job 101:
==> flow/design.v <==
`timescale 1ns / 1ps
module debounce_one_shot(
    input CLK,
    input EN,
    input RST,
    input BTN,
    output logic DB_BTN
    );
    localparam logic [7:0] c_LOW_GOING_HIGH_CLOCKS = 8'h19;  
    localparam logic [7:0] c_HIGH_GOING_LOW_CLOCKS = 8'h33;  
    localparam logic [7:0] c_ONE_SHOT_CLOCKS       = 8'h01;  
    typedef enum { ST_init, ST_BTN_low, ST_BTN_low_to_high, ST_BTN_high, ST_BTN_high_to_low, ST_one_shot} STATES;
    STATES NS, PS;
    logic [7:0] s_db_count;
    logic s_count_rst, s_count_inc;
    always_ff @(posedge CLK) begin
        if (RST == 1'b1)
            s_db_count <= 8'h00;
        else if (EN == 1'b1) begin
            if (s_count_rst == 1'b1)
                s_db_count <= 8'h00;
            else if (s_count_inc == 1'b1)
                s_db_count <= s_db_count + 1;
        end
    end
    always_ff @(posedge CLK) begin
       if (RST == 1'b1)
           PS <= ST_init;
       else if (EN == 1'b1)
           PS <= NS; 
    end
    always_comb begin
        NS = ST_init;
        DB_BTN = 1'b0;
        s_count_rst = 1'b0;
        s_count_inc = 1'b0;
        case (PS)
            ST_init: begin           
                NS = ST_BTN_low;
                DB_BTN = 1'b0;
                s_count_rst = 1'b1;
            end
            ST_BTN_low: begin    
                if (BTN == 1'b1) begin        
                    NS = ST_BTN_low_to_high;  
                    s_count_inc = 1'b1;        
                end
                else begin
                    NS = ST_BTN_low;         
                    s_count_rst = 1'b1;
                end
            end
            ST_BTN_low_to_high: begin    
                if (BTN == 1'b1) begin   
                    if (s_db_count == c_LOW_GOING_HIGH_CLOCKS) begin 
                        NS = ST_BTN_high;
                        s_count_rst = 1'b1;
                    end
                    else begin           
                        NS = ST_BTN_low_to_high;
                        s_count_inc = 1'b1;
                    end
                end
                else begin               
                    NS = ST_BTN_low;
                    s_count_rst = 1'b1;
                end
            end
            ST_BTN_high: begin           
                if (BTN == 1'b1) begin 
                    NS = ST_BTN_high;
                    s_count_rst = 1'b1;
                end
                else begin               
                    NS = ST_BTN_high_to_low;
                    s_count_inc = 1'b1;
                end
            end
            ST_BTN_high_to_low: begin
                if (BTN == 1'b0) begin   
                    if (s_db_count == c_HIGH_GOING_LOW_CLOCKS) begin 
                        NS = ST_one_shot;
                        s_count_rst = 1'b1;
                    end
                    else begin           
                        NS = ST_BTN_high_to_low;
                        s_count_inc = 1'b1;
                    end
                end
                else begin               
                    NS = ST_BTN_high;
                    s_count_rst = 1'b1;
                end 
            end
            ST_one_shot: begin   
                if (s_db_count == c_ONE_SHOT_CLOCKS) begin  
                    NS = ST_init;
                    s_count_rst = 1'b1;
                    DB_BTN = 1'b0;
                end
                else begin               
                    NS = ST_one_shot;
                    s_count_inc = 1'b1;
                    DB_BTN = 1'b1;
                end
            end
            default: begin               
                NS = ST_init;
                s_count_rst = 1'b1;
                s_count_inc = 1'b0;
                DB_BTN = 1'b0;
            end
        endcase
    end
endmodule
`timescale 1ns / 1ps
module position_mover(   
    input RBTN,  
    input LBTN,  
    input clock,
    input en,
    input reset,
    input rst,
    output [2:0] columnPosition
    );
    logic [2:0] position;
    always_ff @(posedge clock) begin
        if (reset)
            position <= 3'b011;
        else if (!en)
            position <= position;
        else if (rst)
            position <= 3'b011;
        else begin
            if(RBTN && !LBTN && position < 6)        
                position <= position + 1;
            else if (LBTN && !RBTN && position > 0)  
                position <= position - 1;
        end
    end   
    assign columnPosition = position;  
endmodule
`timescale 1ns / 1ps
module game_state(
    input clock,
    input en,                                
    input reset,                             
    input rst,                               
    input select,                            
    input [2:0] columnPosition,
    output logic [7:0][7:0] green_grid,        
    output logic [7:0][7:0] blue_grid        
    );
    reg turn;     
    always_ff @ (posedge clock) begin 
        if (reset)
            turn <= 0;
        else if (!en)
            turn <= turn;
        else if (rst)                                 
            turn <= 0;
        else begin
            if (select)                          
                turn <= ~turn;
        end
    end
    reg [7:0] topRow;
    always_comb begin
        case (columnPosition)
            3'b000: topRow = 8'b01111111;                
            3'b001: topRow = 8'b10111111;                
            3'b010: topRow = 8'b11011111;
            3'b011: topRow = 8'b11101111;
            3'b100: topRow = 8'b11110111;
            3'b101: topRow = 8'b11111011;
            3'b110: topRow = 8'b11111101;
            default: topRow = 8'b11111111;
        endcase;
    end
    reg [6:0][2:0] columnCount;                  
    always_ff @ (posedge clock) begin
        if (reset) begin
            for(int i = 0; i < 7; i ++) begin 
                columnCount[i] <= 3'b000; 
            end
        end
        else if (!en) begin
        end
        else if (rst) begin                                 
            for(int i = 0; i < 7; i ++) begin 
                columnCount[i] <= 3'b000; 
            end
        end    
        else begin
            if(select && columnCount[columnPosition] < 5)   
                columnCount[columnPosition] <= columnCount[columnPosition] + 1;
        end
    end
    always_ff @ (posedge clock) begin
      if (reset) begin
        for(int i = 0; i < 8; i++) begin
            green_grid[i] <= 8'b11111111;
            blue_grid[i] <= 8'b11111111;
        end
      end
      else if (en) begin
        case (turn)
            (1'b0): begin 
                    green_grid[0] <= topRow;
                    blue_grid[0] <= 8'b11111111;
             end
            (1'b1): begin
                blue_grid[0] <= topRow;
                green_grid[0] <= 8'b11111111;
             end
        endcase
        if (rst) begin                           
            for(int i = 1; i < 8; i++) begin
                green_grid[i] <= 8'b11111111;
                blue_grid[i] <= 8'b11111111;
            end
        end 
        else begin
            if (select) begin                    
                case (turn)
                    (1'b0):  green_grid[7 - columnCount[columnPosition]][7 - columnPosition] <= 1'b0; 
                    (1'b1): blue_grid[7 - columnCount[columnPosition]][7 - columnPosition] <= 1'b0;
                endcase
            end
        end
      end
    end
endmodule
`timescale 1ns / 1ps
module matrix_driver(
    input clock,  
    input en,
    input reset,
    input [7:0][7:0] green_grid, blue_grid,        
    output logic [7:0] green_driver, blue_driver, row_driver    
    );
    logic [2:0] count;                           
    always_ff @ (posedge clock) begin
        if (reset)
            count <= 3'b000;
        else if (en)
            count <= count + 3'b001;
    end
    always @ (*)  begin                           
        case (count)                             
            3'b000: row_driver = 8'b00000001;        
            3'b001: row_driver = 8'b00000010;       
            3'b010: row_driver = 8'b00000100;
            3'b011: row_driver = 8'b00001000;
            3'b100: row_driver = 8'b00010000;
            3'b101: row_driver = 8'b00100000;
            3'b110: row_driver = 8'b01000000;
            3'b111: row_driver = 8'b10000000;
            default: row_driver = 8'b00000000;
        endcase
    end
    assign green_driver = green_grid[count];         
    assign blue_driver = blue_grid[count];
endmodule
`timescale 1ns / 1ps
module connect_four(
    input clock,
    input reset,                        
    input rbtn, lbtn, mbtn, bbtn,
    output logic [7:0] row, greenColumn, blueColumn  
    );
    logic inter_clock, db_mbtn, db_bbtn, db_lbtn, db_rbtn;
    logic [7:0][7:0] blue_gridTest, green_gridTest;
    logic [2:0] position;
    logic [7:0] topRow;
    clk_div MYCLOCK (
        .clk(clock),
        .reset(reset),
        .sclk(inter_clock)
    );   
    debounce_one_shot debouncer1 (
        .CLK(clock),
        .EN(inter_clock),
        .RST(reset),
        .BTN(mbtn),
        .DB_BTN(db_mbtn)
    );
    debounce_one_shot debouncer2 (
        .CLK(clock),
        .EN(inter_clock),
        .RST(reset),
        .BTN(bbtn),
        .DB_BTN(db_bbtn)
    );
    debounce_one_shot debouncer3 (   
        .CLK(clock),
        .EN(inter_clock),
        .RST(reset),
        .BTN(rbtn),
        .DB_BTN(db_rbtn)
    );
    debounce_one_shot debouncer4 (   
        .CLK(clock),
        .EN(inter_clock),
        .RST(reset),
        .BTN(lbtn),
        .DB_BTN(db_lbtn)
    );
    position_mover mover(
        .RBTN(db_rbtn),
        .LBTN(db_lbtn),
        .rst(db_bbtn),
        .clock(clock),
        .en(inter_clock),
        .reset(reset),
        .columnPosition(position)
    );
    game_state game(
        .clock(clock),
        .en(inter_clock),
        .reset(reset),
        .rst(db_bbtn),
        .select(db_mbtn),
        .columnPosition(position),
        .green_grid(green_gridTest),
        .blue_grid(blue_gridTest)
    );
    matrix_driver driver (
        .clock(clock),
        .en(inter_clock),
        .reset(reset),
        .blue_grid(blue_gridTest),
        .green_grid(green_gridTest),
        .green_driver(greenColumn),
        .blue_driver(blueColumn),
        .row_driver(row)
    );
endmodule
module clk_div (
    input clk,
    input reset,
    output sclk
    );
  localparam integer MAX_COUNT = 60; 
  integer div_cnt;
  reg tmp_clk; 
   always @ (posedge clk)              
   begin
         if (reset)
         begin
            tmp_clk <= 0;
            div_cnt <= 0;
         end else if (div_cnt == MAX_COUNT) 
         begin
            tmp_clk <= ~tmp_clk; 
            div_cnt <= 0;
         end else
            div_cnt <= div_cnt + 1;  
   end 
   assign sclk = (div_cnt == MAX_COUNT) && !tmp_clk; 
endmodule
make LEC_CHECK=0 CAP_MARGIN=20 CORE_MARGIN=2 CORE_UTILIZATION=72 CTS_CLUSTER_SIZE=42 PLACE_DENSITY_LB_ADDON=0.01 SETUP_SLACK_MARGIN=2.29 SLEW_MARGIN=20 finish   # period 8.0 ns
run.sh (not shown) runs the stock make flow with config.mk's settings and CLKGATE_MAP_FILE=.
Job 101 completed end to end with timing, DRC and antenna clean.
--- input diff job 101..job 102 ---
# job 101
export LEC_CHECK = 0
export CAP_MARGIN = 20
export CORE_MARGIN = 2
export CORE_UTILIZATION = 72
export CTS_CLUSTER_SIZE = 42
export PLACE_DENSITY_LB_ADDON = 0.01
export SETUP_SLACK_MARGIN = 2.29
export SLEW_MARGIN = 20
create_clock -name core_clock -period 8.0 [get_ports {clock}]
# job 102
export LEC_CHECK = 0
export ABC_AREA = 1
export CAP_MARGIN = 20
export CORE_MARGIN = 2
export CORE_UTILIZATION = 72
export CTS_CLUSTER_SIZE = 76
export PLACE_DENSITY = 0.35
export SETUP_SLACK_MARGIN = 0.8
export SLEW_MARGIN = 20
create_clock -name core_clock -period 2.96 [get_ports {clock}]
==> results <==
[job 102 vs job 101] area after synthesis: higher in job 102. As the logs show, job 102 stopped at 5_1_grt after a tool error, so it never reached the end of the flow. Of job 102 and job 101, the lower chip area in the Yosys report belongs to job 101. Job 102 against job 101: yosys stat cell total went up 592; compound-gate portion of the synthesized area saw a decrease; die extent in x went up by 4.5%.
Modified inputs, job 103 compared to job 102
# job 102
export LEC_CHECK = 0
export ABC_AREA = 1
export CAP_MARGIN = 20
export CORE_MARGIN = 2
export CORE_UTILIZATION = 72
export CTS_CLUSTER_SIZE = 76
export PLACE_DENSITY = 0.35
export SETUP_SLACK_MARGIN = 0.8
export SLEW_MARGIN = 20
create_clock -name core_clock -period 2.96 [get_ports {clock}]
# job 103
export LEC_CHECK = 0
export ABC_AREA = 1
export CAP_MARGIN = 20
export CORE_MARGIN = 2
export CORE_UTILIZATION = 70
export CTS_CLUSTER_SIZE = 22
export PLACE_DENSITY = 0.6
export SLEW_MARGIN = 20
create_clock -name core_clock -period 2.85 [get_ports {clock}]
==> results <==
- Job 103: complete, dirty (setup timing)
- Re minimum setup slack after placement: job 103 is 0.055 ns down on job 102.
- Taking job 102 as the reference, in job 103 largest buffer count on any clock path level, total die area moved up, sum of net half-perimeters after detailed placement moved down, combined area of all synthesized cells level, site row count moved up.
- Comparing job 102 and job 103, the higher total of cells resized after clock tree synthesis is on job 102.
- Compared with job 102, job 103 shows a number of buffers inserted to repair setup after CTS that is 39 lower.
Edits applied to the flow inputs when going from job 103 to job 104:
# job 103
export LEC_CHECK = 0
export ABC_AREA = 1
export CAP_MARGIN = 20
export CORE_MARGIN = 2
export CORE_UTILIZATION = 70
export CTS_CLUSTER_SIZE = 22
export PLACE_DENSITY = 0.6
export SLEW_MARGIN = 20
create_clock -name core_clock -period 2.85 [get_ports {clock}]
# job 104
export LEC_CHECK = 0
export CAP_MARGIN = 20
export CORE_MARGIN = 2
export CORE_UTILIZATION = 52
export PLACE_DENSITY = 0.6
export SLEW_MARGIN = 20
create_clock -name core_clock -period 6.63 [get_ports {clock}]
### Flow results
In the reports for job 103 and job 104, the smaller critical path depth belongs to job 104.
When job 104 is set beside job 103, its internal power contribution turns out to be about 60% smaller.
FAIL: job 103; every other run in job 103 and job 104 is clean
To summarise job 103: no stage aborted, but the layout did not pass its checks, failing on setup timing.
Summary: setup slack, job 104 better than job 103
What job 103 reported for number of global-route vias before repair has to be multiplied by 0.75 to get the figure for job 104.
Job 104: power dissipated by switching net loads lower than job 103
Compared job 104 vs job 103, and final area is down in job 104.
Routed wire in job 104 totals less than in job 103.
| power share of the combinational group | higher: job 103 |
Final hold slack sits higher in job 104 than in job 103.
Edits applied to the flow inputs when going from job 104 to job 105:
# job 104
export LEC_CHECK = 0
export CAP_MARGIN = 20
export CORE_MARGIN = 2
export CORE_UTILIZATION = 52
export PLACE_DENSITY = 0.6
export SLEW_MARGIN = 20
create_clock -name core_clock -period 6.63 [get_ports {clock}]
# job 105
export LEC_CHECK = 0
export ABC_AREA = 0
export CAP_MARGIN = 20
export CORE_MARGIN = 2
export CORE_UTILIZATION = 72
export CTS_CLUSTER_SIZE = 22
export PLACE_DENSITY = 0.65
export SLEW_MARGIN = 20
create_clock -name core_clock -period 2.85 [get_ports {clock}]
==> comparison <==
- Going from job 104 to job 105, the layout clock buffer count was found to have gone down by 5.
- From job 104 to job 105 the numbers moved as follows: sequential power increased by 130% relative to the old numbers; total length of routed wires increased by about 27% relative to the old numbers; reported net switching power increased by 140% relative to the old numbers.
- Job 105 finished all stages; however, its layout fails the closing checks, the failures being setup timing.
- Compared with job 104, job 105 shows a height of the die that is 15% lower.
- Changes observed in job 105 relative to job 104: static leakage has increased, logic area climbed 4.4%.
Power is estimated from default activity; no workload was simulated.
